## run A
Design mips, start of the top module:
module mips(clk, rstb, mem_wr_data, mem_addr, mem_rd_data, mem_wr_ena, PC);
==> flow/config.mk <==
export PLATFORM = sky130hd
export DESIGN_NAME = mips
export DESIGN_NICKNAME = mips
export VERILOG_FILES = /design/flow/design.v
export SDC_FILE = /design/flow/constraint.sdc
export NUM_CORES = 4
export LEC_CHECK = 0
export CAP_MARGIN = 20
export CORE_MARGIN = 2
export CORE_UTILIZATION = 58
export PLACE_DENSITY = 0.6
export SLEW_MARGIN = 20
==> flow/constraint.sdc <==
create_clock -name core_clock -period 8.99 [get_ports {clk}]
set_input_delay 1.7980 -clock core_clock [delete_from_list [all_inputs] [get_ports {clk}]]
set_output_delay 1.7980 -clock core_clock [all_outputs]
set_load 0.01 [all_outputs]
run.sh (not shown) runs the stock make flow with config.mk's settings and CLKGATE_MAP_FILE=.
Run A: all stages done; final checks FAILED (setup timing).
Input changes introduced in run B (baseline for comparison: run A):
# run A
export LEC_CHECK = 0
export CAP_MARGIN = 20
export CORE_MARGIN = 2
export CORE_UTILIZATION = 58
export PLACE_DENSITY = 0.6
export SLEW_MARGIN = 20
create_clock -name core_clock -period 8.99 [get_ports {clk}]
# run B
export LEC_CHECK = 0
export CAP_MARGIN = 20
export CORE_MARGIN = 2
export CORE_UTILIZATION = 40
export PLACE_DENSITY = 0.6
export SLEW_MARGIN = 20
create_clock -name core_clock -period 12.8 [get_ports {clk}]
Notes after the runs:
Run B ran to completion and came out clean on the timing, DRC and antenna checks. Run B: transition time at the pin with the least slew margin is 0.10 ns lower than what run A reported. [run B vs run A] synthesis-to-layout area growth: lower in run B. Re register fraction of the total cell area: run B is 2.8 points up on run A. Run B vs run A: non-clock buffering overhead in the final layout down. Cell area in run B is 10000 um2 below run A. Compared with run A, in run B total antenna diodes in the routed design dropped 4, routed wire length dropped 7.8%, wire length of the first global-routing pass dropped 5.5%, length of routed met3 wiring dropped 30%, number of antenna violations at the first check in global routing dropped 16. Run B vs run A: via count down in run B.
> inputs changed (run B -> run C)
# run B
export LEC_CHECK = 0
export CAP_MARGIN = 20
export CORE_MARGIN = 2
export CORE_UTILIZATION = 40
export PLACE_DENSITY = 0.6
export SLEW_MARGIN = 20
create_clock -name core_clock -period 12.8 [get_ports {clk}]
# run C
export LEC_CHECK = 0
export CAP_MARGIN = 20
export CORE_MARGIN = 2
export CORE_UTILIZATION = 66
export CTS_CLUSTER_SIZE = 58
export PLACE_DENSITY = 0.6
export SLEW_MARGIN = 20
export TNS_END_PERCENT = 5
create_clock -name core_clock -period 8.99 [get_ports {clk}]
Notes after the runs:
- Run C is listed as incomplete: the tool reported an error in global routing and the run ended there.
- | number of instances in the placed design | higher: run B |
- Placeable core region sits lower in run C than in run B.
- Compared with run B, die area in run C decreased by more than a quarter.
- Routability-driven placement congestion ratio was higher in run C than in run B.
- Run C — number of resized instances in the post-cts repair step 436 higher, run B as reference
- On fraction of the core area occupied by cells at floorplan: between run C and run B, it ends up lower for run B.
## Diff of input files: run D against run C
# run C
export LEC_CHECK = 0
export CAP_MARGIN = 20
export CORE_MARGIN = 2
export CORE_UTILIZATION = 66
export CTS_CLUSTER_SIZE = 58
export PLACE_DENSITY = 0.6
export SLEW_MARGIN = 20
export TNS_END_PERCENT = 5
create_clock -name core_clock -period 8.99 [get_ports {clk}]
# run D
export LEC_CHECK = 0
export CAP_MARGIN = 20
export CORE_MARGIN = 2
export CORE_UTILIZATION = 58
export CTS_CLUSTER_DIAMETER = 189
export PLACE_DENSITY = 0.6
export SLEW_MARGIN = 20
export TNS_END_PERCENT = 5
create_clock -name core_clock -period 7.28 [get_ports {clk}]
[summary]
- Completing all stages was not enough for run D: its layout failed the final checks because of setup timing.
- Compared to run C, run D has chip width about 7% higher.
- Compare run C and run D | total setup buffers inserted after CTS lower: run D
- Run C → run D: full die area now sits higher; post-place instance area now sits higher.
- Summary of run D over run C: die outline height grew by 26 um, number of gates resized after cts shrank by 248.
- Run D vs run C — area of the placeable core rose about 14%.
- Between run C and run D, number of buffers added by the clock tree synthesis step is higher for run C, run D comes in under that.
- Count of mapped cells out of synthesis: run C vs run D identical
- Summary of the comparison: effective utilization at floorplan is lower in run D, relative to run C.
- Setup slack after placement on run D is down relative to run C.

* * *

Starting RTL as in the previous note.
clock: 7.24 ns
lec_check: 0
cap_margin: 40
cell_pad_in_sites_detail_placement: 1
core_aspect_ratio: 0.74
core_margin: 7
core_utilization: 19
cts_cluster_diameter: 216
cts_cluster_size: 79
gpl_routability_driven: 1
gpl_timing_driven: 0
hold_slack_margin: 0.11
max_routing_layer: met4
min_routing_layer: met2
place_density_lb_addon: 0.08
setup_slack_margin: 1.83
slew_margin: 5
tns_end_percent: 80
The starting point stopped in global routing with GRT-0116.
Change:
Settings changed: CAP_MARGIN 40 to 20, CELL_PAD_IN_SITES_DETAIL_PLACEMENT 1 to not set, CORE_ASPECT_RATIO 0.74 to not set, CORE_MARGIN 7 to 2, CORE_UTILIZATION 19 to 66, CTS_CLUSTER_DIAMETER 216 to 104, CTS_CLUSTER_SIZE 79 to not set, GPL_ROUTABILITY_DRIVEN 1 to not set, GPL_TIMING_DRIVEN 0 to not set, HOLD_SLACK_MARGIN 0.11 to not set, MIN_ROUTING_LAYER met2 to not set, PLACE_DENSITY_LB_ADDON 0.08 to not set, SETUP_SLACK_MARGIN 1.83 to 1.87, SLEW_MARGIN 5 to 20, TNS_END_PERCENT 80 to not set.
Clock period 7.24 ns to 10.5 ns, I/O delays scaled along.
After rerunning:
- The new run died in global routing on GRT-0116
- die size shrinks by about 70%
- synthesized cell count is unchanged
- area after synthesis is unchanged
Change:
Settings changed: CORE_UTILIZATION 66 to 58, CTS_CLUSTER_DIAMETER 104 to not set, MAX_ROUTING_LAYER met4 to not set, SETUP_SLACK_MARGIN 1.87 to 1.64, TNS_END_PERCENT set to 5.
Clock period 10.5 ns to 7.14 ns, I/O delays scaled along.
Result: The changed run finished with negative setup slack left. Area after synthesis stays the same. Die size goes up by about 14%. Synthesized cell count stays the same.
Change:
Settings changed: CORE_UTILIZATION 58 to 57, TNS_END_PERCENT 5 to not set.
Clock period 7.14 ns to 10.4 ns, I/O delays scaled along.
The new run completed, yet does not pass: negative setup slack.
Area after synthesis does not change.
First-iteration DRC count fell by 13%.
Clock skew rose by 0.032 ns.
Power fell by 33%.
Wire length fell by 3.1%.
Cell count fell by 3.2%.
Worst setup slack improves by 3.3 ns.
Sequential share of layout area rose by 0.77 points.
No activity file was given, so power comes from the tool's default toggle rates.
